$ cat flow/config.mk
export PLATFORM = sky130hd
export DESIGN_NAME = fifo
export DESIGN_NICKNAME = fifo
export VERILOG_FILES = /design/flow/design.v
export SDC_FILE = /design/flow/constraint.sdc
export NUM_CORES = 4
export LEC_CHECK = 0
export CAP_MARGIN = 20
export CORE_MARGIN = 2
export CORE_UTILIZATION = 29
export PLACE_DENSITY = 0.6
export SLEW_MARGIN = 20
$ cat flow/constraint.sdc
create_clock -name core_clock -period 4.51 [get_ports {clk}]
set_input_delay 0.9020 -clock core_clock [delete_from_list [all_inputs] [get_ports {clk}]]
set_output_delay 0.9020 -clock core_clock [all_outputs]
set_load 0.01 [all_outputs]
$ cat flow/design.v
`timescale 1ns / 1ps
module fifo #(
    parameter DATA_WIDTH = 16,
    parameter DEPTH = 64, 
    parameter ALMOST_FULL_THRESH = 56,
    parameter ALMOST_EMPTY_THRESH = 8
)(
    input                   clk,
    input                   rst_n,        
    input                   wr_en,
    input  [DATA_WIDTH-1:0] wr_data,
    input                   rd_en,
    output reg [DATA_WIDTH-1:0] rd_data,
    output                  full,
    output                  empty,
    output                  almost_full,
    output                  almost_empty,
    output                  overflow_err,
    output                  underflow_err,
    output [DATA_WIDTH-1:0] fifo_count
);
    function integer clog2;
        input integer value;
        integer i;
        begin
            clog2 = 0;
            for (i = value-1; i > 0; i = i >> 1)
                clog2 = clog2 + 1;
        end
    endfunction
    localparam ADDR_WIDTH = clog2(DEPTH);
    reg [DATA_WIDTH-1:0] mem [0:DEPTH-1];
    reg [ADDR_WIDTH-1:0] write_pointer;    
    reg [ADDR_WIDTH-1:0] read_pointer;     
    reg [clog2(DEPTH+1)-1:0] count;        
    reg overflow_flag, underflow_flag;
    assign full         = (count == DEPTH);
    assign empty        = (count == 0);
    assign almost_full  = (count >= ALMOST_FULL_THRESH);
    assign almost_empty = (count <= ALMOST_EMPTY_THRESH);
    assign overflow_err = overflow_flag;
    assign underflow_err= underflow_flag;
    assign fifo_count   = count;
    always @(posedge clk) begin
        if (wr_en && !full)
            mem[write_pointer] <= wr_data;
    end
    always @(posedge clk or negedge rst_n) begin
        if (!rst_n) begin
            write_pointer <= 0;
        end else if (wr_en) begin
            if (!full) begin
                write_pointer <= write_pointer + 1'b1;
            end
        end
    end
    always @(posedge clk or negedge rst_n) begin
        if (!rst_n) begin
            read_pointer <= 0;
            rd_data <= 0;
        end else if (rd_en) begin
            if (!empty) begin
                rd_data <= mem[read_pointer];
                read_pointer <= read_pointer + 1'b1;
            end
        end
    end
    always @(posedge clk or negedge rst_n) begin
        if (!rst_n) begin
            count <= 0;
        end else begin
            case ({wr_en && !full, rd_en && !empty})
                2'b10: count <= count + 1'b1; 
                2'b01: count <= count - 1'b1;
                default: count <= count;      
            endcase
        end
    end
    always @(posedge clk or negedge rst_n) begin
        if (!rst_n) begin
            overflow_flag  <= 1'b0;
            underflow_flag <= 1'b0;
        end else begin
            if (wr_en && full)
                overflow_flag <= 1'b1;
            else if (overflow_flag && rd_en && !empty)
                overflow_flag <= 1'b0;
            if (rd_en && empty)
                underflow_flag <= 1'b1;
            else if (underflow_flag && wr_en && !full)
                underflow_flag <= 1'b0;
        end
    end
endmodule
$ cat flow/run.sh
#!/bin/bash
# the make line also repeats each setting of config.mk as NAME=value (left out here)
make -C /OpenROAD-flow-scripts/flow DESIGN_CONFIG=/design/flow/config.mk WORK_HOME=/design/flow/orfs CLKGATE_MAP_FILE= finish
==> metrics.cfg, run 1 <==
[grt]
antenna_found_initial=9
grt_max_degree=65
first_pass_grt_wire_length_um=145000
global_route.usage.total_pct=13.6
number_of_global_route_vias_before_repair=20882
grt_overflow_total=0

[synthesis]
synth.top_cells.by_count=1024 x sky130_fd_sc_hd__edfxtp_1, 176 x sky130_fd_sc_hd__mux4_2, 128 x sky130_fd_sc_hd__mux2i_1
most_repeated_cell_in_the_gate_level_netlist_after_synthesis=sky130_fd_sc_hd__edfxtp_1
synthAoiAreaFrac_pct=4.20
synthesis.instances=1993
post_synth_tally_of_flip_flops_with_integrated_enable=1024
ys_warn_count=1
yosys.cell_types.count=58
ys_top_cells_by_area=sky130_fd_sc_hd__edfxtp_1 75%, sky130_fd_sc_hd__mux4_2 9.7%, sky130_fd_sc_hd__mux2i_1 3.1%, sky130_fd_sc_hd__dfrtp_1 2.3%, sky130_fd_sc_hd__mux2_2 1.3%
ys_ff=1061
top_area_cell=sky130_fd_sc_hd__edfxtp_1
synth.yosys.num_cells=1993
synthesized_chip_area_reported_by_yosys_mm2=0.0410
synth-main-ff-cell=sky130_fd_sc_hd__edfxtp_1
synth-xor-area-share_pct=0.384
synth_largest_type_area_fraction_pct=74.9
postSynthSeqShare_pct=77.2
mux_share_pct=14.1
synthesis.area_mm2=0.0410
synthTopLogicFamily=multiplexers
async_reset_ff_share_pct=3.49
synth-simple-area-share_pct=2.29
adder_share_pct=0.152
post_synth.cell_area_avg_um2=20.6

[die]
floorplan.rows=138
floorplan.die_area_mm2=0.145
die.size.x_um=380
initial_utilization_pct=29.1
die_span_in_y_um=380
placeableCoreArea_mm2=0.141
design.portCount=58

[worst_setup_path]
timing.critical_path.depth=11
critPathRequiredTime_ps=5040
timing.critical_path.arrival_ps=4210
startpoint=count[3]$_DFFE_PN0P_
timing_worst_setup_path_type=reg -> reg
reg2reg_to=count[4]$_DFFE_PN0P_
cell_occurring_most_often_along_the_worst_timing_path=sky130_fd_sc_hd__ha_1
crit_slowest_cell=sky130_fd_sc_hd__or4_4
timing.critical_path.to_type=register
crit_chain=or4_4 -> o41a_1 -> inv_4 -> ha_1 -> xor2_1 -> ha_1 -> and3b_1 -> o21ai_0 -> a21oi_1 -> a211o_1 -> xnor2_1
regToRegStartpoint=count[3]$_DFFE_PN0P_
worstSetupStartpointType=register
critPathCapture=count[4]$_DFFE_PN0P_
worstRegToRegCells=11
cpPeakStageDelay_ps=660
critical_path.max_fanout=13
critical_path.n_buffers_inverters=1
path_delay_family=AND-OR/OR-AND gates
rrSetupSlack_ps=830

[detailed_routing]
tritonroute_pass_1_iters=5
drt.antenna.violating_nets=0
routedWlPerCell_um=24.2
drt-total-wl_um=100000
vias=20412
drt_first_iter_violations=2089
route.detailed.vias_per_inst=4.94
total_drc_errors_in_the_routed_layout=0

[clock_network]
cts_root_buf=sky130_fd_sc_hd__clkbuf_16
clock_insertion_delay_worst_skew_ps=670
cts.reportedPaths.clkPinSlew_ps=60
h-tree-depth=3
cts-root-to-sink-buffers=3
numCtsBuffers=107
cts_num_sinks=1061
clock_tree_from_tritoncts=done
cts-resized-gates=0
cts_post_setup_buffers_inserted=0
cts_hold_repair.buffers=0

[power]
power_per_cell_area_mw_per_mm2=590
cell_internal_pwr_mw=19.5
share_seq_of_total_power_pct=42.6
pg_comb_mw=7.61
design_power_total_mw=28.1
power_clock_mw=8.53
power_switching_mw=8.66
p_seq_mw=12.0
power_switching_share_pct=30.8
power_frac_clock_pct=30.3
power.ir.vdd_worst_mv=0.449
pwr-share-comb_pct=27.1
power_leader=sequential cells
power.static_leakage_nw=15.1

[final_layout]
final_cell_area_mm2=0.0476
area_delta_synth_final_pct=16.0
fillerInstances=13128
nNetsFinal=2174

[place]
post_dp_cell_area_mm2=0.0442
post-dp-hpwl_um=62600
gp_routability_congestion=0.827
portBuffers=48

[sta]
fin_crit_ps=3680
finClkSkew_ps=24.3
tightest_slew_ps=1090
totalNegativeSetupSlack_ps=0
worst_slew_margin_rel_pct=27.6
timing.fmax_ghz=0.271
slew_viol_final=0
timing.final.crit_share_pct=81.7
rsz_0062_raised_after_global_routing=false
final-setup-viol-count=0
final_hold_viol_count=0

[status]
outcome=complete, no violations

[run]
warning_count=28
cap_viol_max_count=0

[worst_hold_path]
hp-class=in -> async

[metal layers]
layer  vias up  global-route usage (%)  share of wire [%]
met1     10881                    18.7                 42
met4        14                    3.93                2.5
met2       753                    22.2                 48
met3       171                    2.16                7.0
met5         -                       0              0.081
li1       8593                       -                  -
[per-stage QoR]
step / std cells / setup slack, ps / hold WS [ps] / utilization (%)
finish: 4131 / 826 / 355 / 33.8
global route: 4130 / 668 / 410 / 33.8
CTS: 4130 / 834 / 359 / 33.8
detailed placement: 3930 / 665 / 511 / 31.4
global placement: 3930 / 716 / 493 / 31.4
floorplan: 2001 / 956 / 467 / -
[area by class of cell]
| class | instances | area (um2) | area share, % |
|---|---|---|---|
| Sequential cell | 1061 | 31700 | 66.5 |
| Multi-Input combinational cell | 799 | 8730 | 18.3 |
| Clock buffer | 129 | 2800 | 5.88 |
| Tap cell | 1890 | 2360 | 4.97 |
| Timing Repair Buffer | 174 | 1430 | 2.99 |
| Clock inverter | 71 | 586 | 1.23 |
| Inverter | 6 | 25.0 | 0.0525 |
| Antenna cell | 1 | 2.50 | 0.00525 |
==> inputs of run 2 (changes only) <==
Settings changed: CORE_UTILIZATION 29 to 70.
Clock period 4.51 ns to 2.27 ns, I/O delays scaled along.
==> run 2 against run 1 <==
Now fails the layout checks on negative setup slack; worst setup slack got worse by 1500 ps; die size fell by 58%; utilization rose by 53 points; maximum frequency rose by 25%; wire length rose by 12%; final area rose by 4.8%; sequential share of layout area fell by 3.1 points; combinational power rose to 2.8 times the previous value; critical endpoint unchanged.
==> metrics.cfg, run 2 <==
[status]
outcome=failed layout checks
failed_checks=negative setup slack

[synthesis]
synth.yosys.num_cells=1993
post_synth_tally_of_flip_flops_with_integrated_enable=1024
synthesis.area_mm2=0.0410
ys_ff=1061
synthesis.instances=1993
postSynthSeqShare_pct=77.2
synthesized_chip_area_reported_by_yosys_mm2=0.0410
adder_share_pct=0.152
synth-xor-area-share_pct=0.384
post_synth.cell_area_avg_um2=20.6
synthAoiAreaFrac_pct=4.20
synth-simple-area-share_pct=2.29
synth-main-ff-cell=sky130_fd_sc_hd__edfxtp_1
most_repeated_cell_in_the_gate_level_netlist_after_synthesis=sky130_fd_sc_hd__edfxtp_1
async_reset_ff_share_pct=3.49
synth_largest_type_area_fraction_pct=74.9
yosys.cell_types.count=58
synthTopLogicFamily=multiplexers
ys_warn_count=1
ys_top_cells_by_area=sky130_fd_sc_hd__edfxtp_1 75%, sky130_fd_sc_hd__mux4_2 9.7%, sky130_fd_sc_hd__mux2i_1 3.1%, sky130_fd_sc_hd__dfrtp_1 2.3%, sky130_fd_sc_hd__mux2_2 1.3%
mux_share_pct=14.1
top_area_cell=sky130_fd_sc_hd__edfxtp_1
synth.top_cells.by_count=1024 x sky130_fd_sc_hd__edfxtp_1, 176 x sky130_fd_sc_hd__mux4_2, 128 x sky130_fd_sc_hd__mux2i_1

[worst_hold_path]
min_from=wr_data[13]
whs_path_depth=1
hp-class=in -> reg
min_to=mem[27][13]$_DFFE_PP_

[power]
power.static_leakage_nw=16.7
power_per_cell_area_mw_per_mm2=1230
power_leader=sequential cells
p_seq_mw=23.3
power_frac_clock_pct=27.4
pg_comb_mw=21.4
power.ir.vdd_worst_mv=1.02
pwr-share-comb_pct=34.8
cell_internal_pwr_mw=42.0
share_seq_of_total_power_pct=37.8
power_switching_mw=19.4
power_clock_mw=16.8
power_switching_share_pct=31.6

[worst_setup_path]
timing_worst_setup_path_type=reg -> reg
worstSetupStartpointType=register
regToRegStartpoint=count[3]$_DFFE_PN0P_
timing.critical_path.depth=13
timing.critical_path.arrival_ps=3530
critical_path.max_fanout=4
startpoint=count[3]$_DFFE_PN0P_
reg2reg_to=count[4]$_DFFE_PN0P_
crit_chain=or4_4 -> buf_4 -> buf_6 -> o21ai_4 -> inv_2 -> ha_4 -> xor2_1 -> ha_2 -> and3b_1 -> o21ai_2 -> a21oi_1 -> a211o_1 -> xnor2_1
critical_path.n_buffers_inverters=3
worstRegToRegCells=13
rrSetupSlack_ps=-680
path_delay_family=simple AND/OR/NAND/NOR gates
crit_slowest_cell=sky130_fd_sc_hd__or4_4
cpPeakStageDelay_ps=540
timing.critical_path.to_type=register
critPathRequiredTime_ps=2850
critPathCapture=count[4]$_DFFE_PN0P_

[die]
design.portCount=58
initial_utilization_pct=71.0
floorplan.die_area_mm2=0.0606
die.size.x_um=246
placeableCoreArea_mm2=0.0578
die_span_in_y_um=246
floorplan.rows=88

[detailed_routing]
routedWlPerCell_um=34.9
drt.antenna.violating_nets=0
drt-total-wl_um=112000
route.detailed.vias_per_inst=7.08
tritonroute_pass_1_iters=6
drt_first_iter_violations=3150
total_drc_errors_in_the_routed_layout=0
vias=22805

[sta]
finClkSkew_ps=21.2
rsz_0062_raised_after_global_routing=true
timing.final.crit_share_pct=130
final_hold_viol_count=0
final_setup_margin_ps=-680
slew_viol_final=0
fin_crit_ps=2950
worst_slew_margin_rel_pct=28.4
timing.fmax_ghz=0.339
final-setup-viol-count=1055
holdWs_ps=200
tightest_slew_ps=1070

[final_layout]
fillerInstances=2247
final_core_density_pct=86.4
nNetsFinal=2399
area_delta_synth_final_pct=21.6

[clock_network]
cts-root-to-sink-buffers=3
cts_num_sinks=1061
h-tree-depth=3
cts_root_buf=sky130_fd_sc_hd__clkbuf_16
cts.reportedPaths.clkPinSlew_ps=60
clock_insertion_delay_worst_skew_ps=660
clock_tree_from_tritoncts=done
numCtsBuffers=98

[grt]
global_route.usage.total_pct=37.8
grt_max_degree=65
first_pass_grt_wire_length_um=159000
grt_overflow_total=0
number_of_global_route_vias_before_repair=22755
antenna_found_initial=3

[place]
post-dp-hpwl_um=62900
portBuffers=48
gp_routability_congestion=0.933

[run]
warning_count=33
cap_viol_max_count=0

-- run 2: final cells by class --
type | instances | area [um2] | share of cell area (%)
Timing Repair Buffer | 406 | 4530 | 9.08
Inverter | 6 | 35.0 | 0.0702
Clock inverter | 61 | 683 | 1.37
Tap cell | 765 | 957 | 1.92
Multi-Input combinational cell | 801 | 9460 | 18.9
Antenna cell | 2 | 5.00 | 0.0100
Clock buffer | 121 | 2570 | 5.15
Sequential cell | 1061 | 31700 | 63.5
-- run 2: layer usage --
metal  GRT usage (%)  vias to the layer above  wire length, um
li1                -                     9050                -
met1            52.4                    11735            39100
met2            61.0                     1729            55800
met3            5.69                      289            12200
met4            16.6                        2             5340
met5               0                        -               15
-- run 2: timing repair --
action,CTS,global route
gates resized,51,47
pin swaps,10,23
hold buffers,2,0
buffers inserted,22,32
gates cloned,1,4
hold endpoints to repair,15,0
endpoints found under the setup margin,871,1055
-- run 2: stage by stage --
step	std cells	setup TNS, ps	area [um2]	power, mW	setup WS [ps]
floorplan	2001	-167240	41600	33.7	-871
global placement	2988	-249670	45800	42.4	-556
detailed placement	2988	-252370	45800	42.8	-629
CTS	3195	-231090	49500	60.4	-531
global route	3221	-361740	49900	62.8	-723
finish	3223	-311960	49900	61.5	-680
==> inputs of run 3 (changes only) <==
Settings changed: ABC_AREA set to 1, CORE_UTILIZATION 70 to 72, CTS_CLUSTER_SIZE set to 74, PLACE_DENSITY 0.6 to 0.63, SETUP_SLACK_MARGIN set to -0.13.
Clock period 2.27 ns to 1.73 ns, I/O delays scaled along.
==> run 3 against run 2 <==
Still fails the layout checks on negative setup slack; first-iteration DRC count up 110%; sequential cell count unchanged; maximum frequency is 24% higher; largest cell class unchanged.
==> metrics.cfg, run 3 <==
[status]
outcome=failed layout checks
failed_checks=negative setup slack

[worst_setup_path]
crit_slowest_cell=sky130_fd_sc_hd__dfrtp_4
path_delay_family=simple AND/OR/NAND/NOR gates
rrSetupSlack_ps=-660
startpoint=read_pointer[0]$_DFFE_PN0P_
cpPeakStageDelay_ps=520
timing.critical_path.depth=15
timing_worst_setup_path_type=reg -> reg
cell_occurring_most_often_along_the_worst_timing_path=sky130_fd_sc_hd__nand2_1
regToRegStartpoint=read_pointer[0]$_DFFE_PN0P_
critical_path.n_buffers_inverters=5
worstSetupStartpointType=register
critical_path.max_fanout=7
critPathCapture=rd_data[11]$_DFFE_PN0P_
timing.critical_path.arrival_ps=2950
timing.critical_path.to_type=register
critPathRequiredTime_ps=2290
worstRegToRegCells=15
reg2reg_to=rd_data[11]$_DFFE_PN0P_
crit_chain=clkinv_8 -> buf_12 -> buf_16 -> buf_6 -> buf_8 -> nand2_1 -> nand3_1 -> nand3_1 -> nand2_1 -> nor2_2 -> nand2_4 -> nand3_2 -> nand2_2 -> nand2_2 -> nand2_1

[run]
warning_count=33
cap_viol_max_count=0

[synthesis]
ys_ff=1061
async_reset_ff_share_pct=3.49
mux_share_pct=0
synthesized_chip_area_reported_by_yosys_mm2=0.0449
post_synth.cell_area_avg_um2=10.8
top_area_cell=sky130_fd_sc_hd__edfxtp_1
synthAoiAreaFrac_pct=1.91
synth.yosys.num_cells=4137
synth-simple-area-share_pct=20.7
synth-xor-area-share_pct=0.390
adder_share_pct=0.139
synthesis.area_mm2=0.0449
ys_top_cells_by_area=sky130_fd_sc_hd__edfxtp_1 69%, sky130_fd_sc_hd__nand2_1 12%, sky130_fd_sc_hd__nand3_1 6.4%, sky130_fd_sc_hd__inv_1 3.4%, sky130_fd_sc_hd__dfrtp_1 2.1%
postSynthSeqShare_pct=70.6
yosys.cell_types.count=31
synthTopLogicFamily=simple AND/OR/NAND/NOR gates
ys_warn_count=1
synth.top_cells.by_count=1427 x sky130_fd_sc_hd__nand2_1, 1024 x sky130_fd_sc_hd__edfxtp_1, 571 x sky130_fd_sc_hd__nand3_1
post_synth_tally_of_flip_flops_with_integrated_enable=1024
synth_largest_type_area_fraction_pct=68.5
most_repeated_cell_in_the_gate_level_netlist_after_synthesis=sky130_fd_sc_hd__nand2_1
synthesis.instances=4137
synth-main-ff-cell=sky130_fd_sc_hd__edfxtp_1

[power]
power_switching_share_pct=40.6
power.ir.vdd_worst_mv=1.54
power_per_cell_area_mw_per_mm2=1770
power_leader=combinational logic
cell_internal_pwr_mw=59.2
power_clock_mw=22.6
p_seq_mw=30.2
power_switching_mw=40.4
power_frac_clock_pct=22.7
power.static_leakage_nw=22.4
pwr-share-comb_pct=47.0
share_seq_of_total_power_pct=30.4
design_power_total_mw=99.6
pg_comb_mw=46.8

[detailed_routing]
tritonroute_pass_1_iters=7
drt-total-wl_um=151000
route.detailed.vias_per_inst=6.62
total_drc_errors_in_the_routed_layout=0
n_antenna_cell=0
vias=35511
routedWlPerCell_um=28.2
drt_first_iter_violations=6519
drt.antenna.violating_nets=0

[sta]
holdWs_ps=74.5
final-setup-viol-count=1083
timing.fmax_ghz=0.419
timing.final.crit_share_pct=138
fin_crit_ps=2390
worst_slew_margin_rel_pct=54.4
finClkSkew_ps=27.4
slew_viol_final=0
final_setup_margin_ps=-657
final_hold_viol_count=0
tightest_slew_ps=684
rsz_0062_raised_after_global_routing=true

[clock_network]
cts_num_sinks=1061
cts-root-to-sink-buffers=3
clock_insertion_delay_worst_skew_ps=690
numCtsBuffers=101
h-tree-depth=3
cts.reportedPaths.clkPinSlew_ps=70
clock_tree_from_tritoncts=done
cts_root_buf=sky130_fd_sc_hd__clkbuf_16

[grt]
global_route.usage.total_pct=39.5
first_pass_grt_wire_length_um=186000
number_of_global_route_vias_before_repair=31759
grt_overflow_total=0
antenna_found_initial=2
grt_max_degree=65

[die]
floorplan.die_area_mm2=0.0643
die.size.x_um=254
die_span_in_y_um=254
design.portCount=58
initial_utilization_pct=72.7
placeableCoreArea_mm2=0.0617
floorplan.rows=91

[place]
post-dp-hpwl_um=72700
post_dp_cell_area_mm2=0.0486
place.detailed.instances=5073
preCtsSetupSlack_ps=-869
portBuffers=48
gp_routability_congestion=1.02

[final_layout]
area_delta_synth_final_pct=25.1
final_cell_area_mm2=0.0561
finish.cell_count_without_fillers=5361
nNetsFinal=4466

[worst_hold_path]
whs_path_depth=1
min_to=mem[44][4]$_DFFE_PP_
hp-class=in -> reg
min_from=wr_data[4]

[run 3: metrics by stage]
step | util [%] | setup TNS, ps
floorplan | - | -584470
global placement | 78.8 | -544890
detailed placement | 78.8 | -580890
CTS | 85.5 | -200070
global route | 91.0 | -377090
finish | 91.0 | -327320
[run 3: area by class of cell]
cell class	instances	area, um2
inverters	412	1590
clock buffers	137	2790
clock inverters	49	509
flip-flops and latches	1061	31700
well taps	837	1050
multi-input cells	2443	12400
repair buffers	422	6140
fillers	2244	5570
[run 3: timing repair]
action                      CTS  global route
hold buffers                  1             0
pin swaps                    23           191
resized                     178           474
cloned                        4            62
buffers inserted             12            36
setup endpoints to repair  1045          1041
hold endpoints to repair     37             0
[run 3: routing by layer]
layer / up-vias / global-route usage [%] / wire length (um)
met2: 3734 / 61.9 / 68500
met3: 874 / 8.64 / 24700
met4: 2 / 22.1 / 11400
li1: 14392 / - / -
met1: 16509 / 52.2 / 46500
met5: - / 0 / 10
==> inputs of run 4 (changes only) <==
Settings changed: ABC_AREA 1 to unset, CAP_MARGIN 20 to 5, CTS_CLUSTER_SIZE 74 to unset, PLACE_DENSITY 0.63 to 0.6, SETUP_SLACK_MARGIN -0.13 to unset.
Clock period 1.73 ns to 1.9 ns, I/O delays scaled along.
==> run 4 against run 3 <==
Non-clock buffer count down 55; maximum frequency decreased by 19%; the layout still fails its checks (negative setup slack); worst setup slack got worse by 390 ps; synthesized area decreased by 8.5%; critical path depth fell by 4; register-to-register slack got worse by 390 ps; sequential share of layout area grew 7.5 points; synthesized cell count is 52% lower; clock skew increased by 6.8 ps.
==> metrics.cfg, run 4 <==
[worst_setup_path]
path_delay_family=AND-OR/OR-AND gates
crit_chain=or4_4 -> o41a_1 -> inv_8 -> ha_4 -> xor2_2 -> ha_2 -> a21oi_1 -> o31ai_1 -> a22oi_1 -> a21oi_2 -> xnor2_1
critPathCapture=count[6]$_DFFE_PN0P_
reg2reg_to=count[6]$_DFFE_PN0P_
critical_path.max_fanout=4
crit_slowest_cell=sky130_fd_sc_hd__or4_4
startpoint=count[3]$_DFFE_PN0P_
timing_worst_setup_path_type=reg -> reg
timing.critical_path.to_type=register
worstSetupStartpointType=register
rrSetupSlack_ps=-1050
timing.critical_path.arrival_ps=3500
critPathRequiredTime_ps=2450
cpPeakStageDelay_ps=570
timing.critical_path.depth=11
critical_path.n_buffers_inverters=1
regToRegStartpoint=count[3]$_DFFE_PN0P_
worstRegToRegCells=11

[sta]
rsz_0062_raised_after_global_routing=true
worst_slew_margin_rel_pct=28.4
timing.fmax_ghz=0.339
tightest_slew_ps=1070
finClkSkew_ps=34.2
final_hold_viol_count=0
totalNegativeSetupSlack_ps=-721180
fin_crit_ps=2950
final_setup_margin_ps=-1050
final-setup-viol-count=1084
slew_viol_final=0
timing.final.crit_share_pct=155

[grt]
global_route.usage.total_pct=39.8
first_pass_grt_wire_length_um=165000
grt_max_degree=65
antenna_found_initial=5
number_of_global_route_vias_before_repair=23195
grt_overflow_total=0

[die]
die.size.x_um=243
die_span_in_y_um=243
initial_utilization_pct=72.8
placeableCoreArea_mm2=0.0564
design.portCount=58
floorplan.die_area_mm2=0.0589
floorplan.rows=87

[synthesis]
synthesis.area_mm2=0.0410
yosys.cell_types.count=58
ys_warn_count=1
ys_ff=1061
synthesized_chip_area_reported_by_yosys_mm2=0.0410
synth-simple-area-share_pct=2.29
synthesis.instances=1993
synthTopLogicFamily=multiplexers
synth-xor-area-share_pct=0.384
postSynthSeqShare_pct=77.2
post_synth_tally_of_flip_flops_with_integrated_enable=1024
mux_share_pct=14.1
post_synth.cell_area_avg_um2=20.6
synth-main-ff-cell=sky130_fd_sc_hd__edfxtp_1
synthAoiAreaFrac_pct=4.20
synth.top_cells.by_count=1024 x sky130_fd_sc_hd__edfxtp_1, 176 x sky130_fd_sc_hd__mux4_2, 128 x sky130_fd_sc_hd__mux2i_1
most_repeated_cell_in_the_gate_level_netlist_after_synthesis=sky130_fd_sc_hd__edfxtp_1
synth.yosys.num_cells=1993
async_reset_ff_share_pct=3.49
synth_largest_type_area_fraction_pct=74.9
adder_share_pct=0.152
top_area_cell=sky130_fd_sc_hd__edfxtp_1
ys_top_cells_by_area=sky130_fd_sc_hd__edfxtp_1 75%, sky130_fd_sc_hd__mux4_2 9.7%, sky130_fd_sc_hd__mux2i_1 3.1%, sky130_fd_sc_hd__dfrtp_1 2.3%, sky130_fd_sc_hd__mux2_2 1.3%

[final_layout]
nNetsFinal=2360
flop_area_mm2=0.0317
fillerInstances=2034
final_cell_area_mm2=0.0496
final_core_density_pct=87.9
area_delta_synth_final_pct=20.7
combGateArea_mm2=0.00951

[clock_network]
cts-root-to-sink-buffers=3
cts_num_sinks=1061
cts.reportedPaths.clkPinSlew_ps=60
h-tree-depth=3
clock_insertion_delay_worst_skew_ps=670
cts_root_buf=sky130_fd_sc_hd__clkbuf_16
numCtsBuffers=99
clock_tree_from_tritoncts=done

[worst_hold_path]
min_to=mem[39][13]$_DFFE_PP_
min_from=wr_data[13]
hp-class=in -> reg
whs_path_depth=1

[detailed_routing]
drt.antenna.violating_nets=0
routedWlPerCell_um=38.3
drt-total-wl_um=122000
vias=23507
route.detailed.vias_per_inst=7.41
drt_first_iter_violations=3959
tritonroute_pass_1_iters=5
total_drc_errors_in_the_routed_layout=0

[place]
post_dp_cell_area_mm2=0.0456
post-dp-hpwl_um=62300
portBuffers=48
gp_routability_congestion=0.944
preCtsSetupSlack_ps=-1060

[run]
cap_viol_max_count=0
warning_count=35

[power]
power_switching_mw=23.9
pg_comb_mw=26.0
share_seq_of_total_power_pct=37.7
power.ir.vdd_worst_mv=1.29
power.static_leakage_nw=16.4
power_clock_mw=19.8
power_per_cell_area_mw_per_mm2=1480
power_switching_share_pct=32.4
cell_internal_pwr_mw=49.7
power_frac_clock_pct=26.9
pwr-share-comb_pct=35.3
p_seq_mw=27.8
power_leader=sequential cells

[status]
failed_checks=negative setup slack
outcome=failed layout checks

run 4: metal layers:
layer | wire, um | vias up | GRT usage, %
met5 | 13 | - | 0
met4 | 7410 | 2 | 17.3
met3 | 16100 | 444 | 7.94
met2 | 59600 | 2245 | 64.5
met1 | 38400 | 11832 | 53.9
li1 | - | 8984 | -
run 4: final cells by class:
type	instances	share of cell area [%]
antenna	4	0.0202
clock buffer	126	5.27
clock inverter	51	1.05
inverter	6	0.0606
multi-input combinational	800	19.2
sequential	1061	63.9
tap	756	1.91
timing repair buffer	367	8.57
run 4: timing repair:
item                                   4_1_cts  5_1_grt
setup buffers                               13       16
endpoints found under the hold margin       12        0
hold buffers                                 1        0
setup endpoints to repair                 1081     1085
pin swaps                                   19       18
resized                                     86       42
cloned                                       2        3
run 4: per-stage QoR:
stage / std cells / hold WS (ps) / power, mW
after global routing: 3167 / 140 / 74.8
after floorplan: 2001 / 84.4 / 40.2
after CTS: 3154 / 126 / 71.7
after detailed placement: 2963 / 364 / 50.9
final: 3171 / 152 / 73.6
after global placement: 2963 / 353 / 50.4
==> inputs of run 5 (changes only) <==
Settings changed: ABC_AREA set to 1, CAP_MARGIN 5 to 20, CELL_PAD_IN_SITES_DETAIL_PLACEMENT set to 2, CORE_ASPECT_RATIO set to 1.03, CORE_MARGIN 2 to 3, CORE_UTILIZATION 72 to 40, GPL_TIMING_DRIVEN set to 1, HOLD_SLACK_MARGIN set to -0.01, MIN_ROUTING_LAYER set to met2, PLACE_DENSITY 0.6 to unset, SETUP_SLACK_MARGIN set to -0.31, TNS_END_PERCENT set to 75.
Clock period 1.9 ns to 4.42 ns, I/O delays scaled along.
==> run 5 against run 4 <==
Now clean on timing, DRC and antenna; sequential cell count stayed put; synthesized area is 9.3% higher; clock skew is 46 ps higher; combinational power is 47% lower; synthesized cell count is 110% higher; total power is 52% lower; global-route usage is 7.6 points higher; largest power group is now combinational logic; highest routed layer unchanged.
==> metrics.cfg, run 5 <==
[status]
outcome=complete, no violations

[die]
floorplan.die_area_mm2=0.116
die.size.x_um=336
placeableCoreArea_mm2=0.111
floorplan.rows=124
design.portCount=58
initial_utilization_pct=40.4
die_span_in_y_um=346

[power]
cell_internal_pwr_mw=19.7
power_switching_mw=15.8
power_leader=combinational logic
pg_comb_mw=13.7
power.ir.vdd_worst_mv=0.551
power_switching_share_pct=44.6
p_seq_mw=12.1
power_per_cell_area_mw_per_mm2=701
share_seq_of_total_power_pct=34.0
pwr-share-comb_pct=38.5
power_frac_clock_pct=27.5
power.static_leakage_nw=20.0
power_clock_mw=9.77

[synthesis]
yosys.cell_types.count=31
ys_ff=1061
most_repeated_cell_in_the_gate_level_netlist_after_synthesis=sky130_fd_sc_hd__nand2_1
synth.top_cells.by_count=1427 x sky130_fd_sc_hd__nand2_1, 1024 x sky130_fd_sc_hd__edfxtp_1, 571 x sky130_fd_sc_hd__nand3_1
synth.yosys.num_cells=4137
postSynthSeqShare_pct=70.6
synthAoiAreaFrac_pct=1.91
synth_largest_type_area_fraction_pct=68.5
synthesized_chip_area_reported_by_yosys_mm2=0.0449
adder_share_pct=0.139
top_area_cell=sky130_fd_sc_hd__edfxtp_1
mux_share_pct=0
synth-main-ff-cell=sky130_fd_sc_hd__edfxtp_1
post_synth.cell_area_avg_um2=10.8
synth-xor-area-share_pct=0.390
async_reset_ff_share_pct=3.49
post_synth_tally_of_flip_flops_with_integrated_enable=1024
synthesis.area_mm2=0.0449
synth-simple-area-share_pct=20.7
synthesis.instances=4137
synthTopLogicFamily=simple AND/OR/NAND/NOR gates
ys_top_cells_by_area=sky130_fd_sc_hd__edfxtp_1 69%, sky130_fd_sc_hd__nand2_1 12%, sky130_fd_sc_hd__nand3_1 6.4%, sky130_fd_sc_hd__inv_1 3.4%, sky130_fd_sc_hd__dfrtp_1 2.1%
ys_warn_count=1

[detailed_routing]
tritonroute_pass_1_iters=15
drt_first_iter_violations=13720
vias=45452
drt-total-wl_um=190000
routedWlPerCell_um=32.9
route.detailed.vias_per_inst=7.88
drt.antenna.violating_nets=0
total_drc_errors_in_the_routed_layout=0

[worst_setup_path]
crit_chain=buf_4 -> inv_2 -> nand2_2 -> inv_1 -> nand2_1 -> nand2_1 -> nor2_1 -> nand2_1 -> nand3_1 -> nand2_1 -> nand2_1 -> nand2_1
path_delay_family=simple AND/OR/NAND/NOR gates
timing_worst_setup_path_type=reg -> reg
cpPeakStageDelay_ps=750
critPathCapture=rd_data[8]$_DFFE_PN0P_
worstSetupStartpointType=register
critical_path.max_fanout=34
crit_slowest_cell=sky130_fd_sc_hd__inv_1
startpoint=read_pointer[2]$_DFFE_PN0P_
timing.critical_path.to_type=register
critPathRequiredTime_ps=5060
reg2reg_to=rd_data[8]$_DFFE_PN0P_
timing.critical_path.arrival_ps=4590
timing.critical_path.depth=12
regToRegStartpoint=read_pointer[2]$_DFFE_PN0P_
critical_path.n_buffers_inverters=3
cell_occurring_most_often_along_the_worst_timing_path=sky130_fd_sc_hd__nand2_1
worstRegToRegCells=12
rrSetupSlack_ps=470

[clock_network]
cts_post_setup_buffers_inserted=0
cts_root_buf=sky130_fd_sc_hd__clkbuf_16
cts_num_sinks=1061
numCtsBuffers=112
cts_hold_repair.buffers=0
h-tree-depth=3
clock_tree_from_tritoncts=done
clock_insertion_delay_worst_skew_ps=770
cts.reportedPaths.clkPinSlew_ps=80
cts-root-to-sink-buffers=3
cts-resized-gates=0

[sta]
tightest_slew_ps=1270
worst_slew_margin_rel_pct=15.6
holdWs_ps=260
final-setup-viol-count=0
timing.final.crit_share_pct=89.4
fin_crit_ps=3950
timing.fmax_ghz=0.253
rsz_0062_raised_after_global_routing=false
slew_viol_final=0
final_hold_viol_count=0
totalNegativeSetupSlack_ps=0
finClkSkew_ps=80.6

[final_layout]
fillerInstances=11225
finish.cell_count_without_fillers=5771
nNetsFinal=4250
area_delta_synth_final_pct=12.9

[grt]
grt.busiest_layer=met2
grt_util_met3_pct=54.4
grt_max_degree=182
number_of_global_route_vias_before_repair=52966
first_pass_grt_wire_length_um=271000
globalRouteMet1Util_pct=0
groute.layer.met2.usage_pct=57.4
grt_overflow_total=0
antenna_found_initial=0
global_route.usage.total_pct=47.4

[place]
place.detailed.instances=5559
gp_routability_congestion=0.902
portBuffers=48
post-dp-hpwl_um=109000

[run]
warning_count=44
cap_viol_max_count=0

[worst_hold_path]
hp-class=in -> async

run 5: cell type report:
class | instances | area (um2) | share of cell area [%]
clock inverters | 48 | 398 | 0.785
well taps | 1449 | 1810 | 3.58
multi-input cells | 2443 | 10400 | 20.6
inverters | 412 | 1570 | 3.10
repair buffers | 195 | 1620 | 3.20
diodes | 8 | 20.0 | 0.0395
flip-flops and latches | 1061 | 31700 | 62.5
clock buffers | 155 | 3140 | 6.20
run 5: through the flow:
step	util [%]	cell area (um2)	power, mW	setup WS, ps
finish	45.6	50700	35.5	470
global placement	42.4	47100	23.0	1070
detailed placement	42.4	47100	24.0	1050
floorplan	-	44900	19.0	1700
global route	45.6	50700	36.0	587
CTS	45.6	50600	34.0	893
run 5: metal layers:
layer | vias to the layer above | wire length, um | part of all wire (%)
li1 | 13883 | - | -
met1 | 13926 | 0 | 0
met2 | 14929 | 89600 | 47
met3 | 2622 | 69600 | 37
met4 | 92 | 28400 | 15
met5 | - | 2470 | 1.3
==> inputs of run 6 (changes only) <==
Settings changed: CELL_PAD_IN_SITES_DETAIL_PLACEMENT 2 to unset, CELL_PAD_IN_SITES_GLOBAL_PLACEMENT set to 2, CORE_ASPECT_RATIO 1.03 to unset, CORE_MARGIN 3 to 6, CTS_CLUSTER_DIAMETER set to 102, CTS_CLUSTER_SIZE set to 24, GPL_ROUTABILITY_DRIVEN set to 0, GPL_TIMING_DRIVEN 1 to unset, HOLD_SLACK_MARGIN -0.01 to unset, MIN_ROUTING_LAYER met2 to unset, PLACE_DENSITY set to 0.6, SETUP_SLACK_MARGIN -0.31 to unset, SLEW_MARGIN 20 to 40, TNS_END_PERCENT 75 to 60.
Clock period 4.42 ns to 3.3 ns, I/O delays scaled along.
==> run 6 against run 5 <==
Final area down 2.9%; combinational power up 15%; synthesized area unchanged; clock skew down 32 ps; sequential share of layout area up 1.9 points; via count down 36%; clock power down 25%; critical path type is now reg -> out; still clean on timing, DRC and antenna; highest routed layer is now met4; sequential cell count unchanged; first-iteration DRC count down 84%; non-clock buffer count up 31; critical path depth down 8.
==> metrics.cfg, run 6 <==
[worst_setup_path]
cell_occurring_most_often_along_the_worst_timing_path=sky130_fd_sc_hd__nor2_1
crit_slowest_cell=sky130_fd_sc_hd__clkdlybuf4s50_1
critical_path.max_fanout=5
worstRegToRegCells=11
critPathCapture=empty
critPathRequiredTime_ps=2640
timing.critical_path.arrival_ps=2250
reg2reg_to=rd_data[12]$_DFFE_PN0P_
cpPeakStageDelay_ps=580
regToRegStartpoint=read_pointer[1]$_DFFE_PN0P_
startpoint=count[1]$_DFFE_PN0P_
crit_chain=nor2_1 -> nand3_1 -> nor2_1 -> clkdlybuf4s50_1
rrSetupSlack_ps=450
timing.critical_path.depth=4
timing_worst_setup_path_type=reg -> out
critical_path.n_buffers_inverters=1
worstSetupStartpointType=register
timing.critical_path.to_type=output pin
path_delay_family=buffers and inverters

[synthesis]
synthesis.area_mm2=0.0449
top_area_cell=sky130_fd_sc_hd__edfxtp_1
synth-simple-area-share_pct=20.7
postSynthSeqShare_pct=70.6
synth_largest_type_area_fraction_pct=68.5
synth-xor-area-share_pct=0.390
post_synth_tally_of_flip_flops_with_integrated_enable=1024
async_reset_ff_share_pct=3.49
adder_share_pct=0.139
synthAoiAreaFrac_pct=1.91
post_synth.cell_area_avg_um2=10.8
synth.top_cells.by_count=1427 x sky130_fd_sc_hd__nand2_1, 1024 x sky130_fd_sc_hd__edfxtp_1, 571 x sky130_fd_sc_hd__nand3_1
synthesized_chip_area_reported_by_yosys_mm2=0.0449
synth.yosys.num_cells=4137
ys_warn_count=1
synthesis.instances=4137
ys_ff=1061
ys_top_cells_by_area=sky130_fd_sc_hd__edfxtp_1 69%, sky130_fd_sc_hd__nand2_1 12%, sky130_fd_sc_hd__nand3_1 6.4%, sky130_fd_sc_hd__inv_1 3.4%, sky130_fd_sc_hd__dfrtp_1 2.1%
mux_share_pct=0
yosys.cell_types.count=31
most_repeated_cell_in_the_gate_level_netlist_after_synthesis=sky130_fd_sc_hd__nand2_1
synthTopLogicFamily=simple AND/OR/NAND/NOR gates
synth-main-ff-cell=sky130_fd_sc_hd__edfxtp_1

[worst_hold_path]
min_from=wr_data[3]
min_to=mem[2][3]$_DFFE_PP_
whs_path_depth=1
hp-class=in -> reg

[grt]
global_route.usage.total_pct=21.8
grt_max_degree=144
first_pass_grt_wire_length_um=197000
antenna_found_initial=3
number_of_global_route_vias_before_repair=28276
grt_overflow_total=0

[detailed_routing]
drt.antenna.violating_nets=0
tritonroute_pass_1_iters=5
drt-total-wl_um=134000
drt_first_iter_violations=2242
total_drc_errors_in_the_routed_layout=0
vias=29085
routedWlPerCell_um=23.5
route.detailed.vias_per_inst=5.08

[power]
power.ir.vdd_worst_mv=0.735
power.static_leakage_nw=19.2
power_leader=sequential cells
power_frac_clock_pct=18.8
power_per_cell_area_mw_per_mm2=794
power_switching_share_pct=41.5
pg_comb_mw=15.8
pwr-share-comb_pct=40.5
p_seq_mw=15.9
share_seq_of_total_power_pct=40.7
cell_internal_pwr_mw=22.9
power_switching_mw=16.2
power_clock_mw=7.35

[sta]
final-setup-viol-count=0
slew_viol_final=0
timing.fmax_ghz=0.344
final_setup_margin_ps=390
final_hold_viol_count=0
finClkSkew_ps=48.1
tightest_slew_ps=858
rsz_0062_raised_after_global_routing=false
worst_slew_margin_rel_pct=42.8
totalNegativeSetupSlack_ps=0
timing.final.crit_share_pct=88.2
fin_crit_ps=2910
holdWs_ps=383

[place]
post_dp_cell_area_mm2=0.0477
post-dp-hpwl_um=82200
portBuffers=48
preCtsSetupSlack_ps=352

[final_layout]
final_cell_area_mm2=0.0492
nNetsFinal=4220
area_delta_synth_final_pct=9.69
final_core_density_pct=44.4

[clock_network]
h-tree-depth=2
cts.reportedPaths.clkPinSlew_ps=100
numCtsBuffers=51
cts_root_buf=sky130_fd_sc_hd__clkbuf_16
cts_num_sinks=1061
cts-root-to-sink-buffers=3
clock_insertion_delay_worst_skew_ps=700
clock_tree_from_tritoncts=done

[die]
die.size.x_um=347
floorplan.rows=122
floorplan.die_area_mm2=0.120
design.portCount=58
die_span_in_y_um=347
placeableCoreArea_mm2=0.111
initial_utilization_pct=40.4

[run]
cap_viol_max_count=0
warning_count=32

[status]
outcome=complete, no violations

run 6: area by class of cell:
class	instances	area, um2
fill	10480	61800
sequential	1061	31700
multi-input combinational	2443	10400
timing repair buffer	226	2180
tap	1488	1860
inverter	412	1570
clock buffer	80	1410
clock inverter	8	78.8
antenna	3	7.51
run 6: repair_timing:
action                                 4_1_cts  5_1_grt
buffers inserted                             0        0
resized                                      0        0
hold buffers                                 1        0
endpoints found under the hold margin       37        0
run 6: layer usage:
metal | part of all wire, % | track usage [%]
met1 | 47 | 31.8
met2 | 47 | 36.0
met3 | 4.0 | 2.25
met4 | 2.1 | 4.66
met5 | 0 | 0
run 6: per-stage QoR:
step | instances | power [mW]
finish | 5721 | 39.1
global placement | 5629 | 32.2
floorplan | 4145 | 25.5
detailed placement | 5629 | 32.3
global route | 5718 | 41.4
CTS | 5718 | 39.6
==> inputs of run 7 (changes only) <==
Settings changed: CORE_ASPECT_RATIO set to 0.64, GPL_ROUTABILITY_DRIVEN 0 to 1, GPL_TIMING_DRIVEN set to 0.
==> run 7 against run 6 <==
The layout now fails its checks (negative setup slack); sequential share of layout area decreased by 2.5 points; sequential cell count unchanged; utilization increased by 2.0 points; worst hold slack got worse by 43 ps; critical path type is now reg -> reg; highest routed layer is now met5.
==> metrics.cfg, run 7 <==
[status]
outcome=failed layout checks
failed_checks=negative setup slack

[worst_setup_path]
startpoint=read_pointer[1]$_DFFE_PN0P_
timing.critical_path.arrival_ps=3890
cell_occurring_most_often_along_the_worst_timing_path=sky130_fd_sc_hd__nand2_1
timing_worst_setup_path_type=reg -> reg
cpPeakStageDelay_ps=600
timing.critical_path.depth=11
reg2reg_to=rd_data[15]$_DFFE_PN0P_
timing.critical_path.to_type=register
crit_chain=buf_4 -> buf_2 -> buf_2 -> nand2_1 -> nand3_1 -> nand3_1 -> nand2_1 -> nand3_1 -> nand2_1 -> nand2_1 -> nand2_1
critPathCapture=rd_data[15]$_DFFE_PN0P_
path_delay_family=buffers and inverters
rrSetupSlack_ps=-4
regToRegStartpoint=read_pointer[1]$_DFFE_PN0P_
critical_path.max_fanout=10
critPathRequiredTime_ps=3890
crit_slowest_cell=sky130_fd_sc_hd__buf_2
critical_path.n_buffers_inverters=3
worstRegToRegCells=11
worstSetupStartpointType=register

[worst_hold_path]
hp-class=in -> reg
min_to=mem[37][12]$_DFFE_PP_
min_from=wr_data[12]
whs_path_depth=1

[detailed_routing]
total_drc_errors_in_the_routed_layout=0
drt.antenna.violating_nets=0
route.detailed.vias_per_inst=5.18
drt_first_iter_violations=3596
tritonroute_pass_1_iters=5
routedWlPerCell_um=26.9
drt-total-wl_um=158000
vias=30324

[final_layout]
nNetsFinal=4365
area_delta_synth_final_pct=14.1
final_core_density_pct=46.4

[synthesis]
synthesized_chip_area_reported_by_yosys_mm2=0.0449
yosys.cell_types.count=31
ys_warn_count=1
mux_share_pct=0
post_synth.cell_area_avg_um2=10.8
synth_largest_type_area_fraction_pct=68.5
ys_top_cells_by_area=sky130_fd_sc_hd__edfxtp_1 69%, sky130_fd_sc_hd__nand2_1 12%, sky130_fd_sc_hd__nand3_1 6.4%, sky130_fd_sc_hd__inv_1 3.4%, sky130_fd_sc_hd__dfrtp_1 2.1%
synthTopLogicFamily=simple AND/OR/NAND/NOR gates
synth.yosys.num_cells=4137
synthesis.instances=4137
post_synth_tally_of_flip_flops_with_integrated_enable=1024
synth-xor-area-share_pct=0.390
synthAoiAreaFrac_pct=1.91
adder_share_pct=0.139
top_area_cell=sky130_fd_sc_hd__edfxtp_1
synth.top_cells.by_count=1427 x sky130_fd_sc_hd__nand2_1, 1024 x sky130_fd_sc_hd__edfxtp_1, 571 x sky130_fd_sc_hd__nand3_1
postSynthSeqShare_pct=70.6
synthesis.area_mm2=0.0449
synth-simple-area-share_pct=20.7
synth-main-ff-cell=sky130_fd_sc_hd__edfxtp_1
most_repeated_cell_in_the_gate_level_netlist_after_synthesis=sky130_fd_sc_hd__nand2_1
ys_ff=1061
async_reset_ff_share_pct=3.49

[power]
cell_internal_pwr_mw=23.2
pwr-share-comb_pct=44.5
power_per_cell_area_mw_per_mm2=815
power.ir.vdd_worst_mv=0.368
power_frac_clock_pct=17.8
pg_comb_mw=18.6
power_clock_mw=7.45
p_seq_mw=15.7
power_switching_share_pct=44.3
share_seq_of_total_power_pct=37.6
power_leader=combinational logic
power.static_leakage_nw=19.9
power_switching_mw=18.5

[clock_network]
clock_tree_from_tritoncts=done
numCtsBuffers=50
cts.reportedPaths.clkPinSlew_ps=110
clock_insertion_delay_worst_skew_ps=670
cts-root-to-sink-buffers=3
cts_num_sinks=1061
h-tree-depth=2
cts_root_buf=sky130_fd_sc_hd__clkbuf_16

[grt]
antenna_found_initial=10
first_pass_grt_wire_length_um=221000
grt_overflow_total=0
number_of_global_route_vias_before_repair=28124
global_route.usage.total_pct=25.7
grt_max_degree=51

[place]
post-dp-hpwl_um=112000
portBuffers=48
gp_routability_congestion=0.969

[sta]
finClkSkew_ps=41.7
rsz_0062_raised_after_global_routing=false
timing.final.crit_share_pct=100
totalNegativeSetupSlack_ps=-4.36
slew_viol_final=0
final_hold_viol_count=0
worst_slew_margin_rel_pct=40.8
final_setup_margin_ps=-4.36
final-setup-viol-count=1
timing.fmax_ghz=0.303
fin_crit_ps=3300
tightest_slew_ps=888

[run]
warning_count=30
cap_viol_max_count=0

[die]
design.portCount=58
floorplan.die_area_mm2=0.121
die_span_in_y_um=280
die.size.x_um=431
placeableCoreArea_mm2=0.110
floorplan.rows=97
initial_utilization_pct=40.7

-- run 7: per-layer routing --
layer | GRT usage [%] | up-vias | routed length, um
li1 | - | 14111 | -
met1 | 41.1 | 15003 | 77000
met2 | 37.1 | 1070 | 65300
met3 | 4.67 | 138 | 12800
met4 | 4.12 | 2 | 2720
met5 | 0 | - | 13
-- run 7: repair_timing --
action	CTS	global route
gates resized	4	11
hold endpoints to repair	12	0
hold buffers	1	0
buffers inserted	0	0
setup endpoints to repair	7	5
pin swaps	0	1
-- run 7: cell type report --
class	instances	area, um2
antenna	2	5.00
buffer	229	1280
clock buffer	81	1430
clock inverter	2	46.3
fill	10389	59100
inverter	412	1550
multi-input combinational	2443	10900
sequential	1061	31700
tap	1485	1860
timing repair buffer	143	2400
-- run 7: through the flow --
stage | setup WS [ps] | hold WS (ps) | instance area (um2) | cells | power, mW
after floorplan | 632 | 364 | 44900 | 4145 | 25.5
after global placement | -1520 | 466 | 47200 | 5678 | 33.9
after global routing | 1.34 | 303 | 51200 | 5856 | 43.8
after detailed placement | -478 | 469 | 49600 | 5772 | 34.3
after CTS | 59.3 | 294 | 51100 | 5856 | 41.7
final | -4.36 | 340 | 51200 | 5858 | 41.7
==> inputs of run 8 (changes only) <==
Settings changed: CELL_PAD_IN_SITES_GLOBAL_PLACEMENT 2 to unset, CORE_ASPECT_RATIO 0.64 to unset, CORE_MARGIN 6 to 2, CORE_UTILIZATION 40 to 72, CTS_CLUSTER_DIAMETER 102 to unset, CTS_CLUSTER_SIZE 24 to 71, GPL_ROUTABILITY_DRIVEN 1 to unset, GPL_TIMING_DRIVEN 0 to unset, PLACE_DENSITY 0.6 to 0.4, SETUP_SLACK_MARGIN set to -0.13, SLEW_MARGIN 40 to 20, TNS_END_PERCENT 60 to unset.
Clock period 3.3 ns to 1.73 ns, I/O delays scaled along.
==> run 8 against run 7 <==
Still fails the layout checks on negative setup slack; critical path depth rose by 4; combinational power rose to 2.5 times the previous value; global-route usage rose by 14 points; non-clock buffer count rose by 50; register-to-register slack got worse by 650 ps; worst setup slack got worse by 650 ps; synthesized area did not move; critical endpoint is now rd_data[11]$_DFFE_PN0P_; highest routed layer unchanged.
==> metrics.cfg, run 8 <==
[worst_setup_path]
crit_chain=clkinv_8 -> buf_12 -> buf_16 -> buf_6 -> buf_8 -> nand2_1 -> nand3_1 -> nand3_1 -> nand2_1 -> nor2_2 -> nand2_4 -> nand3_2 -> nand2_2 -> nand2_2 -> nand2_1
timing.critical_path.to_type=register
timing.critical_path.depth=15
reg2reg_to=rd_data[11]$_DFFE_PN0P_
critical_path.max_fanout=7
path_delay_family=simple AND/OR/NAND/NOR gates
timing.critical_path.arrival_ps=2950
crit_slowest_cell=sky130_fd_sc_hd__dfrtp_4
critPathRequiredTime_ps=2290
cpPeakStageDelay_ps=520
critical_path.n_buffers_inverters=5
timing_worst_setup_path_type=reg -> reg
startpoint=read_pointer[0]$_DFFE_PN0P_
critPathCapture=rd_data[11]$_DFFE_PN0P_
worstRegToRegCells=15
worstSetupStartpointType=register
regToRegStartpoint=read_pointer[0]$_DFFE_PN0P_
cell_occurring_most_often_along_the_worst_timing_path=sky130_fd_sc_hd__nand2_1
rrSetupSlack_ps=-660

[final_layout]
finish.cell_count_without_fillers=5361
final_core_density_pct=91.0
nNetsFinal=4466
combGateArea_mm2=0.0124
fillerInstances=2244
area_delta_synth_final_pct=25.1
flop_area_mm2=0.0317

[sta]
timing.fmax_ghz=0.419
finClkSkew_ps=27.4
final-setup-viol-count=1083
holdWs_ps=74.5
worst_slew_margin_rel_pct=54.4
totalNegativeSetupSlack_ps=-327320
tightest_slew_ps=684
rsz_0062_raised_after_global_routing=true
final_hold_viol_count=0
fin_crit_ps=2390
final_setup_margin_ps=-657
slew_viol_final=0
timing.final.crit_share_pct=138

[place]
portBuffers=48
place.detailed.instances=5073
post-dp-hpwl_um=72700
gp_routability_congestion=1.02

[synthesis]
async_reset_ff_share_pct=3.49
synth.yosys.num_cells=4137
adder_share_pct=0.139
ys_top_cells_by_area=sky130_fd_sc_hd__edfxtp_1 69%, sky130_fd_sc_hd__nand2_1 12%, sky130_fd_sc_hd__nand3_1 6.4%, sky130_fd_sc_hd__inv_1 3.4%, sky130_fd_sc_hd__dfrtp_1 2.1%
ys_ff=1061
synth-main-ff-cell=sky130_fd_sc_hd__edfxtp_1
yosys.cell_types.count=31
ys_warn_count=1
synthesis.instances=4137
synth_largest_type_area_fraction_pct=68.5
postSynthSeqShare_pct=70.6
synth-xor-area-share_pct=0.390
synthTopLogicFamily=simple AND/OR/NAND/NOR gates
top_area_cell=sky130_fd_sc_hd__edfxtp_1
post_synth_tally_of_flip_flops_with_integrated_enable=1024
synth-simple-area-share_pct=20.7
mux_share_pct=0
synth.top_cells.by_count=1427 x sky130_fd_sc_hd__nand2_1, 1024 x sky130_fd_sc_hd__edfxtp_1, 571 x sky130_fd_sc_hd__nand3_1
synthesized_chip_area_reported_by_yosys_mm2=0.0449
post_synth.cell_area_avg_um2=10.8
most_repeated_cell_in_the_gate_level_netlist_after_synthesis=sky130_fd_sc_hd__nand2_1
synthAoiAreaFrac_pct=1.91
synthesis.area_mm2=0.0449

[clock_network]
cts_root_buf=sky130_fd_sc_hd__clkbuf_16
cts_num_sinks=1061
h-tree-depth=3
clock_tree_from_tritoncts=done
cts.reportedPaths.clkPinSlew_ps=70
clock_insertion_delay_worst_skew_ps=690
cts-root-to-sink-buffers=3
numCtsBuffers=101

[run]
warning_count=33
cap_viol_max_count=0

[detailed_routing]
route.detailed.vias_per_inst=6.62
n_antenna_cell=0
route.layer.met1.wl_um=46500
vias=35511
met2_routed_wirelength_um=68500
drt.antenna.violating_nets=0
routedWlPerCell_um=28.2
tritonroute_pass_1_iters=7
drt-total-wl_um=151000
drt_first_iter_violations=6519
wl_met3_um=24700
top_signal_layer_used=met5
total_drc_errors_in_the_routed_layout=0

[grt]
first_pass_grt_wire_length_um=186000
grt_max_degree=65
antenna_found_initial=2
number_of_global_route_vias_before_repair=31759
grt_overflow_total=0
global_route.usage.total_pct=39.5

[power]
power_clock_mw=22.6
power_switching_mw=40.4
power.ir.vdd_worst_mv=1.54
cell_internal_pwr_mw=59.2
power.static_leakage_nw=22.4
pwr-share-comb_pct=47.0
power_per_cell_area_mw_per_mm2=1770
power_leader=combinational logic
power_switching_share_pct=40.6
design_power_total_mw=99.6
p_seq_mw=30.2
share_seq_of_total_power_pct=30.4
pg_comb_mw=46.8
power_frac_clock_pct=22.7

[die]
die.size.x_um=254
floorplan.die_area_mm2=0.0643
floorplan.rows=91
design.portCount=58
initial_utilization_pct=72.7
die_span_in_y_um=254
placeableCoreArea_mm2=0.0617

[worst_hold_path]
hp-class=in -> reg
min_from=wr_data[4]
min_to=mem[44][4]$_DFFE_PP_
whs_path_depth=1

[status]
failed_checks=negative setup slack
outcome=failed layout checks

-- run 8: cell type report --
class | instances | area share (%)
Timing Repair Buffer | 422 | 10.9
Tap cell | 837 | 1.87
Multi-Input combinational cell | 2443 | 22.1
Clock buffer | 137 | 4.96
Inverter | 412 | 2.82
Sequential cell | 1061 | 56.4
Clock inverter | 49 | 0.907
-- run 8: stage by stage --
stage | cell area (um2) | worst slack [ps]
6_report | 56100 | -657
5_1_grt | 56100 | -698
3_3_place_gp | 48600 | -857
4_1_cts | 52700 | -487
2_1_floorplan | 45000 | -679
3_5_place_dp | 48600 | -869
-- run 8: layer usage --
metal  vias up  global-route usage, %
met3       874                   8.64
met4         2                   22.1
met1     16509                   52.2
met5         -                      0
met2      3734                   61.9
li1      14392                      -
-- run 8: what timing repair did --
action	CTS	global route
setup buffers	12	36
gates resized	178	474
hold buffers	1	0
pin swaps	23	191
endpoints found under the setup margin	1045	1041
endpoints found under the hold margin	37	0
gates cloned	4	62
==> inputs of run 9 (changes only) <==
Settings changed: CORE_UTILIZATION 72 to 64, CTS_CLUSTER_SIZE 71 to 98, PLACE_DENSITY 0.4 to 0.6, SETUP_SLACK_MARGIN -0.13 to unset.
Clock period 1.73 ns to 1.89 ns, I/O delays scaled along.
==> run 9 against run 8 <==
The layout still fails its checks (negative setup slack); die size is 12% higher; sequential cell count is the same; clock-buffer cell count rose by 2; utilization down 9.1 points; critical path depth is 2 lower; synthesized cell count unchanged; worst hold slack lost 22 ps; final cell count grew 3.2%; global-route usage is 1.5 points lower; maximum frequency up 3.7%; wire length fell by 5.4%; critical path type unchanged; critical endpoint is now rd_data[13]$_DFFE_PN0P_; largest cell class unchanged; largest power group unchanged.
==> metrics.cfg, run 9 <==
[die]
initial_utilization_pct=64.4
floorplan.die_area_mm2=0.0723
design.portCount=58
placeableCoreArea_mm2=0.0697
die_span_in_y_um=269
die.size.x_um=269
floorplan.rows=97

[power]
p_seq_mw=27.6
power_switching_share_pct=39.7
power_per_cell_area_mw_per_mm2=1580
power_frac_clock_pct=22.9
cell_internal_pwr_mw=54.4
power_switching_mw=35.8
power_leader=combinational logic
pwr-share-comb_pct=46.5
power.static_leakage_nw=22.9
share_seq_of_total_power_pct=30.6
pg_comb_mw=42.0
power_clock_mw=20.7
power.ir.vdd_worst_mv=1.15

[clock_network]
clock_insertion_delay_worst_skew_ps=680
cts_root_buf=sky130_fd_sc_hd__clkbuf_16
cts.reportedPaths.clkPinSlew_ps=70
cts-root-to-sink-buffers=3
clock_tree_from_tritoncts=done
numCtsBuffers=106
cts_num_sinks=1061
h-tree-depth=3

[synthesis]
ys_ff=1061
synth-simple-area-share_pct=20.7
ys_top_cells_by_area=sky130_fd_sc_hd__edfxtp_1 69%, sky130_fd_sc_hd__nand2_1 12%, sky130_fd_sc_hd__nand3_1 6.4%, sky130_fd_sc_hd__inv_1 3.4%, sky130_fd_sc_hd__dfrtp_1 2.1%
synthesis.instances=4137
synth-xor-area-share_pct=0.390
synth.yosys.num_cells=4137
synth.top_cells.by_count=1427 x sky130_fd_sc_hd__nand2_1, 1024 x sky130_fd_sc_hd__edfxtp_1, 571 x sky130_fd_sc_hd__nand3_1
synth-main-ff-cell=sky130_fd_sc_hd__edfxtp_1
synthTopLogicFamily=simple AND/OR/NAND/NOR gates
synth_largest_type_area_fraction_pct=68.5
yosys.cell_types.count=31
async_reset_ff_share_pct=3.49
postSynthSeqShare_pct=70.6
post_synth.cell_area_avg_um2=10.8
most_repeated_cell_in_the_gate_level_netlist_after_synthesis=sky130_fd_sc_hd__nand2_1
post_synth_tally_of_flip_flops_with_integrated_enable=1024
synthesis.area_mm2=0.0449
synthesized_chip_area_reported_by_yosys_mm2=0.0449
mux_share_pct=0
synthAoiAreaFrac_pct=1.91
adder_share_pct=0.139
ys_warn_count=1
top_area_cell=sky130_fd_sc_hd__edfxtp_1

[detailed_routing]
routedWlPerCell_um=25.8
drt_first_iter_violations=5363
drt-total-wl_um=143000
drt.antenna.violating_nets=0
vias=33912
tritonroute_pass_1_iters=8
total_drc_errors_in_the_routed_layout=0
route.detailed.vias_per_inst=6.13

[final_layout]
flop_area_mm2=0.0317
fillerInstances=3794
area_delta_synth_final_pct=27.1
finish.cell_count_without_fillers=5535
nNetsFinal=4526
combGateArea_mm2=0.0126

[worst_setup_path]
worstSetupStartpointType=register
regToRegStartpoint=read_pointer[0]$_DFFE_PN0P_
startpoint=read_pointer[0]$_DFFE_PN0P_
critical_path.n_buffers_inverters=4
timing_worst_setup_path_type=reg -> reg
path_delay_family=simple AND/OR/NAND/NOR gates
timing.critical_path.arrival_ps=2910
worstRegToRegCells=13
timing.critical_path.depth=13
cell_occurring_most_often_along_the_worst_timing_path=sky130_fd_sc_hd__nand2_2
timing.critical_path.to_type=register
rrSetupSlack_ps=-410
critPathRequiredTime_ps=2490
crit_chain=buf_12 -> buf_8 -> clkbuf_16 -> clkbuf_16 -> nand2_1 -> o211ai_1 -> nand3_1 -> nand3_1 -> nand2_2 -> nand3_2 -> nand2_4 -> nand2_2 -> nand2_2
cpPeakStageDelay_ps=550
reg2reg_to=rd_data[13]$_DFFE_PN0P_
crit_slowest_cell=sky130_fd_sc_hd__dfrtp_4
critical_path.max_fanout=14
critPathCapture=rd_data[13]$_DFFE_PN0P_

[sta]
fin_crit_ps=2300
final-setup-viol-count=1055
worst_slew_margin_rel_pct=40.0
finClkSkew_ps=28.5
slew_viol_final=0
timing.fmax_ghz=0.434
final_hold_viol_count=0
final_setup_margin_ps=-412
tightest_slew_ps=898
timing.final.crit_share_pct=122
rsz_0062_raised_after_global_routing=true

[run]
cap_viol_max_count=0
warning_count=33

[worst_hold_path]
min_to=mem[52][5]$_DFFE_PP_
whs_path_depth=1
hp-class=in -> reg
min_from=wr_data[5]

[grt]
global_route.usage.total_pct=38.0
grt_overflow_total=0
first_pass_grt_wire_length_um=198000
grt_max_degree=65
number_of_global_route_vias_before_repair=31516
antenna_found_initial=2

[place]
post-dp-hpwl_um=77700
gp_routability_congestion=0.959
preCtsSetupSlack_ps=-582
portBuffers=48
place.detailed.instances=5202

[status]
outcome=failed layout checks
failed_checks=negative setup slack

[run 9: final cells by class]
cell class	instances	share of cell area [%]
repair inverters	9	0.226
multi-input cells	2443	22.1
clock buffers	139	4.98
repair buffers	468	11.3
clock inverters	61	0.963
inverters	412	2.80
flip-flops and latches	1061	55.6
diodes	2	0.00878
well taps	940	2.06
[run 9: through the flow]
| step | TNS, ps | total power, mW | hold slack (ps) | cell area (um2) | util (%) |
|---|---|---|---|---|---|
| after global routing | -222260 | 93.0 | 47.4 | 57000 | 81.8 |
| after CTS | -167490 | 83.3 | 35.5 | 55000 | 78.9 |
| after global placement | -435350 | 56.7 | 293 | 48800 | 70.1 |
| after detailed placement | -479040 | 57.1 | 294 | 48800 | 70.1 |
| final | -161610 | 90.2 | 52.1 | 57000 | 81.8 |
| after floorplan | -421960 | 44.6 | 82.4 | 45000 | - |
[run 9: per-layer routing]
layer	vias to the layer above	share of wire (%)	GRT usage (%)
met2	2620	45	56.9
met4	2	4.7	16.7
met5	-	0.0091	0
li1	14552	-	-
met1	16313	37	54.0
met3	425	14	8.82
[run 9: repair_timing]
item,4_1_cts,5_1_grt
cloned,45,33
buffers inserted,39,21
endpoints found under the setup margin,1077,1077
hold buffers,1,0
resized,420,331
hold endpoints to repair,37,0
pin swaps,90,181
No activity file was given, so power comes from the tool's default toggle rates.
